## job 9283
==> flow/design.v (excerpt) <==
module  cordic_sin_cos
#(    
    parameter PIPELINE  = 16                         
)
(
    input                               clk,
    input                               rst_n,
    input       signed  [31:0]          angle,       
    input                               pre_vaild,
    output  reg signed  [31:0]          sin, 
    output  reg signed  [31:0]          cos,
    output  reg                         post_vaild
);
For scale: roughly 12000 cells after synthesis, about 110000 µm² of cells after synthesis.
clock: 4.71 ns
lec_check: 0
cap_margin: 20
core_margin: 2
core_utilization: 72
place_density_lb_addon: 0.21
setup_slack_margin: 1.37
slew_margin: 20
run.sh (not shown) runs the stock make flow with config.mk's settings and CLKGATE_MAP_FILE=.
Job 9283 did not make it past global routing (5_1_grt), where a tool error ended it.
The inputs of job 2987 differ from those of job 9283 as listed below.
diff --git a/flow/config.mk b/flow/config.mk
--- a/flow/config.mk
+++ b/flow/config.mk
@@ -8 +8 @@
-export CAP_MARGIN = 20
+export CAP_MARGIN = 5
@@ -11,2 +10,0 @@
-export PLACE_DENSITY_LB_ADDON = 0.21
-export SETUP_SLACK_MARGIN = 1.37
==> flow/constraint.sdc <==
create_clock -name core_clock -period 3.85 [get_ports {clk}]
set_input_delay 0.7700 -clock core_clock [delete_from_list [all_inputs] [get_ports {clk}]]
set_output_delay 0.7700 -clock core_clock [all_outputs]
set_load 0.01 [all_outputs]
Results
Stage in which a tool error killed job 2987: global routing (5_1_grt). Job 2987 vs job 9283 — number of buffers inserted during clock tree synthesis climbed by a few percent. Job 2987 ends up with a instance area after placement that is 8.9% higher than in job 9283. As far as die height goes, job 2987 and job 9283 are indistinguishable; the numbers are identical.


== build 70 ==
The RTL this note starts from:
==> flow/design.v <==
module  cordic_sin_cos
#(    
    parameter PIPELINE  = 16                         
)
(
    input                               clk,
    input                               rst_n,
    input       signed  [31:0]          angle,       
    input                               pre_vaild,
    output  reg signed  [31:0]          sin, 
    output  reg signed  [31:0]          cos,
    output  reg                         post_vaild
); 
wire signed [31:0]  angle_array[15:0];
assign angle_array[0]  = 32'sd2949120;     
assign angle_array[1]  = 32'sd1740992;     
assign angle_array[2]  = 32'sd919872;      
assign angle_array[3]  = 32'sd466944;      
assign angle_array[4]  = 32'sd234368;      
assign angle_array[5]  = 32'sd117312;      
assign angle_array[6]  = 32'sd58688;       
assign angle_array[7]  = 32'sd29312;       
assign angle_array[8]  = 32'sd14656;       
assign angle_array[9]  = 32'sd7360;        
assign angle_array[10] = 32'sd3648;        
assign angle_array[11] = 32'sd1856;	      
assign angle_array[12] = 32'sd896;         
assign angle_array[13] = 32'sd448;         
assign angle_array[14] = 32'sd256;         
assign angle_array[15] = 32'sd128;         
localparam K        = 32'h09b74;	   
reg signed  [31:0]  angle_map;
reg         [1:0]   site;
wire signed [15:0]  angle_t;
assign  angle_t = angle >>> 16;
always@(posedge clk or negedge rst_n)begin 
    if(!rst_n)begin
        angle_map   <=  0;
        site        <=  2'd1;
    end
    else    if((angle_t >= (-16'sd90))&&(angle_t <= 16'sd90))begin
        angle_map   <=  angle;
        site        <=  2'd1;
    end
    else    if(angle_t > 16'sd90 && angle_t <= 16'sd180)begin
        angle_map   <=  32'sd11796480 - angle;                   
        site        <=  2'd2;
    end
    else    begin
        angle_map   <=  -32'sd11796480 - angle;
        site        <=  2'd3;
    end
end   
reg signed 	[31:0] 		x[PIPELINE:0];
reg signed 	[31:0] 		y[PIPELINE:0];
reg signed 	[31:0] 		z[PIPELINE:0];
always@(posedge clk or negedge rst_n)begin
   if(!rst_n)begin
       x[0]    <=  32'sd0;
       y[0]    <=  32'sd0;
       z[0]    <=  32'sd0;
   end
   else    begin
       x[0]    <=   K;
       y[0]    <=   32'sd0;
       z[0]    <=   angle_map;
   end
end
genvar i;
generate
    for(i = 1;i < PIPELINE+1;i = i + 1)begin:cal_xyz
        always@(posedge clk or negedge rst_n)begin
            if(!rst_n)begin
                x[i]    <=  32'sd0;
                y[i]    <=  32'sd0;
                z[i]    <=  32'sd0;
            end
            else    if(z[i-1][31])begin
                x[i]    <=  x[i-1] + (y[i-1] >>> (i-1));
                y[i]    <=  y[i-1] - (x[i-1] >>> (i-1));
                z[i]    <=  z[i-1] + angle_array[i-1];
            end
            else    begin
                x[i]    <=  x[i-1] - (y[i-1] >>> (i-1));
                y[i]    <=  y[i-1] + (x[i-1] >>> (i-1));
                z[i]    <=  z[i-1] - angle_array[i-1];
            end
        end 
    end
endgenerate
reg     [PIPELINE+1:0]      vaild_r;
reg     [2*PIPELINE+1:0]    site_r;
always@(posedge clk or negedge rst_n)begin
    if(!rst_n)
        vaild_r <=  {(PIPELINE+2){1'b0}};
    else
        vaild_r <=  {vaild_r[PIPELINE:0],pre_vaild};
end
always@(posedge clk )begin
    site_r  <=  {site_r[2*PIPELINE-1:0],site};   
end
always@(posedge clk or negedge rst_n)begin
    if(!rst_n)
        post_vaild  <=  0;
    else
        post_vaild  <=  vaild_r[PIPELINE+1];
end
always@(posedge clk or negedge rst_n)begin
    if(!rst_n)begin
        sin <=  0;
        cos <=  0;
    end
    else    if(~vaild_r[PIPELINE+1])begin
        sin <=  0;
        cos <=  0;
    end
    else    begin
        case(site_r[2*PIPELINE+1:2*PIPELINE])
            2'd1:begin
                sin <=  y[PIPELINE];
                cos <=  x[PIPELINE];
            end
            2'd2:begin
                sin <=  y[PIPELINE];
                cos <=  ~x[PIPELINE] + 1;
            end
            2'd3:begin
                sin <=  y[PIPELINE];
                cos <=  ~x[PIPELINE] + 1;
            end      
            default:begin
                sin <=  y[PIPELINE];
                cos <=  x[PIPELINE];
            end
        endcase  
    end
end
endmodule
Settings: LEC_CHECK=0, ABC_AREA=1, CAP_MARGIN=0, CORE_ASPECT_RATIO=0.7, CORE_MARGIN=2, CORE_UTILIZATION=72, CTS_CLUSTER_DIAMETER=365, CTS_CLUSTER_SIZE=11, HOLD_SLACK_MARGIN=0.29, PLACE_DENSITY=0.39, SETUP_SLACK_MARGIN=0.56, SLEW_MARGIN=20, TNS_END_PERCENT=5; clock period 1.86 ns.
Build 70 did not run to completion, as it errored out during 4_1_cts.
Changes in build 7 relative to build 70:
Settings: a change of CTS_CLUSTER_DIAMETER from 365 to 70; a change of CTS_CLUSTER_SIZE from 11 to 94; a change of SLEW_MARGIN from 20 to 35; an added GPL_TIMING_DRIVEN of 1; a deleted PLACE_DENSITY that had been 0.39; a change of SETUP_SLACK_MARGIN from 0.56 to 1.01; a change of CAP_MARGIN from 0 to 5; an added MIN_ROUTING_LAYER of met1; a change of CORE_UTILIZATION from 72 to 29; a change of CORE_ASPECT_RATIO from 0.7 to 1.31; an added MAX_ROUTING_LAYER of met4; a change of HOLD_SLACK_MARGIN from 0.29 to -0.07; a change of TNS_END_PERCENT from 5 to 40; a change of the clock period (ns, I/O delays scaled along) from 1.86 to 7.34.
Findings:
The core region area of build 7 exceeds that of build 70 by 0.27 mm². For the placed wire-length estimate, build 7 came in 150000 µm lower than build 70 did. Summary of build 70 and build 7: one run falls short of a clean finish, namely build 70. Flow for build 70 halted at 4_1_cts, error code DPL-0038. [compare] base=build 70 new=build 7: post-placement cell area shows a reduction of 20%, y dimension of the die +about 110%, number of rows created at floorplan went up, final weighted congestion in routability-driven placement went down 0.24. Diff build 7..build 70 | cell area after technology mapping | unchanged. Die outline area delta for build 7 relative to build 70: 150% higher. Build 7 against build 70: cell count after placement saw a decrease, fraction of the mapped netlist area in simple logic gates saw little to no change, area share of xor/xnor cells in the synthesized design saw little to no change.
Input changes introduced in build 51 (baseline for comparison: build 7):
Settings: a change of CORE_UTILIZATION from 29 to 72; a deleted GPL_TIMING_DRIVEN that had been 1; a deleted HOLD_SLACK_MARGIN that had been -0.07; a deleted ABC_AREA that had been 1; a deleted CORE_ASPECT_RATIO that had been 1.31; a deleted MAX_ROUTING_LAYER that had been met4; a change of SETUP_SLACK_MARGIN from 1.01 to 1.35; a deleted CTS_CLUSTER_SIZE that had been 94; a deleted CTS_CLUSTER_DIAMETER that had been 70; a change of CAP_MARGIN from 5 to 20; a deleted MIN_ROUTING_LAYER that had been met1; a change of SLEW_MARGIN from 35 to 20; a deleted TNS_END_PERCENT that had been 40; a change of the clock period (ns, I/O delays scaled along) from 7.34 to 4.71.
### Flow results
Build 51 | ERROR | 5_1_grt
Relative to build 7, xor and xnor area share after synthesis has gone up in build 51.
Relative to build 7, quantity of gates resized following cts increased by 1640 in build 51.
In the tables for build 7 and build 51, die extent in y reads higher with build 7.
The chip area from the yosys synthesis statistics number comes out higher for build 7 vs build 51.
